// alu_top
module alu_top (
    input             clk,
    input      [31:0] A,
    input      [31:0] B,
    input      [3:0]  ALU_Sel,
    output reg [31:0] ALU_Out,
    output reg        Carryout,
    output reg        Overflow
);
==> flow/config.mk <==
export PLATFORM = sky130hd
export DESIGN_NAME = alu_top
export DESIGN_NICKNAME = alu_top
export VERILOG_FILES = /design/flow/design.v
export SDC_FILE = /design/flow/constraint.sdc
export NUM_CORES = 4
export LEC_CHECK = 0
export ABC_AREA = 1
export CAP_MARGIN = 15
export CORE_ASPECT_RATIO = 1.03
export CORE_MARGIN = 10
export CORE_UTILIZATION = 55
export CTS_CLUSTER_DIAMETER = 272
export CTS_CLUSTER_SIZE = 100
export GPL_ROUTABILITY_DRIVEN = 0
export MIN_ROUTING_LAYER = met1
export PLACE_DENSITY = 0.6
export SETUP_SLACK_MARGIN = 0.51
export SLEW_MARGIN = 20
export TNS_END_PERCENT = 15
==> flow/constraint.sdc <==
create_clock -name core_clock -period 10.2 [get_ports {clk}]
set_input_delay 2.0400 -clock core_clock [delete_from_list [all_inputs] [get_ports {clk}]]
set_output_delay 2.0400 -clock core_clock [all_outputs]
set_load 0.01 [all_outputs]
run.sh (not shown) runs the stock make flow with config.mk's settings and CLKGATE_MAP_FILE=.
Rerun with:
==> flow/config.mk (replaced) <==
export PLATFORM = sky130hd
export DESIGN_NAME = alu_top
export DESIGN_NICKNAME = alu_top
export VERILOG_FILES = /design/flow/design.v
export SDC_FILE = /design/flow/constraint.sdc
export NUM_CORES = 4
export LEC_CHECK = 0
export CAP_MARGIN = 15
export CORE_ASPECT_RATIO = 1.03
export CORE_MARGIN = 2
export CORE_UTILIZATION = 72
export CTS_CLUSTER_SIZE = 39
export GPL_ROUTABILITY_DRIVEN = 1
export HOLD_SLACK_MARGIN = 0.28
export MIN_ROUTING_LAYER = met1
export PLACE_DENSITY = 0.64
export SLEW_MARGIN = 20
export TNS_END_PERCENT = 15
==> flow/constraint.sdc (replaced) <==
create_clock -name core_clock -period 6.79 [get_ports {clk}]
set_input_delay 1.3580 -clock core_clock [delete_from_list [all_inputs] [get_ports {clk}]]
set_output_delay 1.3580 -clock core_clock [all_outputs]
set_load 0.01 [all_outputs]
Outcome:
- The changed run reached the layout checks and failed them: setup timing
- maximum frequency goes up by 8.0%
- sequential share of layout area barely changes
- count of clock-buffer cells in the layout stays the same
- die area went down by 36%
- worst hold slack gains 48 ps
- routed wire length shrinks by about 1.8%
- cell count falls by about 20%
- cell area climbs by about 4.5%
- via count fell by about 6%
- clock skew shrinks by 8.6 ps
Rerun with:
==> flow/config.mk (replaced) <==
export PLATFORM = sky130hd
export DESIGN_NAME = alu_top
export DESIGN_NICKNAME = alu_top
export VERILOG_FILES = /design/flow/design.v
export SDC_FILE = /design/flow/constraint.sdc
export NUM_CORES = 4
export LEC_CHECK = 0
export CAP_MARGIN = 20
export CORE_MARGIN = 2
export CORE_UTILIZATION = 72
export PLACE_DENSITY = 0.65
export SLEW_MARGIN = 20
==> flow/constraint.sdc (replaced) <==
create_clock -name core_clock -period 6.23 [get_ports {clk}]
set_input_delay 1.2460 -clock core_clock [delete_from_list [all_inputs] [get_ports {clk}]]
set_output_delay 1.2460 -clock core_clock [all_outputs]
set_load 0.01 [all_outputs]
Outcome:
- The new run completed and failed the layout checks on setup timing
- wire length went up by 6.1%
- area after synthesis stays the same
- clock skew stays flat
- design area rose by 1.1%
- via count rises by 1.8%
- worst hold slack gets better by 20 ps

========
Setup of old:
alu_top again, from the RTL that the note above started with.
// alu_top
module alu_top (
    input             clk,
    input      [31:0] A,
    input      [31:0] B,
    input      [3:0]  ALU_Sel,
    output reg [31:0] ALU_Out,
    output reg        Carryout,
    output reg        Overflow
);
reg [31:0] a_q, b_q;
reg [3:0]  sel_q;
wire [31:0] out_d;
wire        carry_d, ovf_d;
ALU u_alu (
    .A(a_q), .B(b_q), .ALU_Sel(sel_q),
    .ALU_Out(out_d), .Carryout(carry_d), .Overflow(ovf_d)
);
always @(posedge clk) begin
    a_q      <= A;
    b_q      <= B;
    sel_q    <= ALU_Sel;
    ALU_Out  <= out_d;
    Carryout <= carry_d;
    Overflow <= ovf_d;
end
endmodule
export LEC_CHECK = 0
export CAP_MARGIN = 15
export CORE_ASPECT_RATIO = 1.03
export CORE_MARGIN = 10
export CORE_UTILIZATION = 41
export CTS_CLUSTER_DIAMETER = 330
export CTS_CLUSTER_SIZE = 100
export GPL_ROUTABILITY_DRIVEN = 0
export MIN_ROUTING_LAYER = met1
export PLACE_DENSITY = 0.6
export SETUP_SLACK_MARGIN = -0.97
export SLEW_MARGIN = 20
export TNS_END_PERCENT = 15
create_clock -name core_clock -period 10.2 [get_ports {clk}]
old reached the end of the flow, and the finished layout is clean on the timing, design-rule and antenna checks.
Edits applied to the flow inputs when going from old to new:
==> flow/config.mk <==
export PLATFORM = sky130hd
export DESIGN_NAME = alu_top
export DESIGN_NICKNAME = alu_top
export VERILOG_FILES = /design/flow/design.v
export SDC_FILE = /design/flow/constraint.sdc
export NUM_CORES = 4
export LEC_CHECK = 0
export CAP_MARGIN = 15
export CELL_PAD_IN_SITES_DETAIL_PLACEMENT = 2
export CORE_ASPECT_RATIO = 1.03
export CORE_MARGIN = 2
export CORE_UTILIZATION = 55
export GPL_ROUTABILITY_DRIVEN = 1
export GPL_TIMING_DRIVEN = 1
export MAX_ROUTING_LAYER = met5
export MIN_ROUTING_LAYER = met1
export PLACE_DENSITY = 0.55
export SETUP_SLACK_MARGIN = 1.31
export SLEW_MARGIN = 20
export TNS_END_PERCENT = 50
Results
old -> new: sequential share of the synthesized area delta 0, exact match. Taking new as 1.0, old lands at 1.3 on area of the core. Between old and new, the flow reports die width decreasing by more than 10%. Die size (lower): new. Higher floorplan core density goes to new over old. Apart from new, each of new and old ends the flow with a layout that passes the timing, design-rule and antenna checks. As the logs show, new stopped at detailed placement after a tool error, so it never reached the end of the flow.
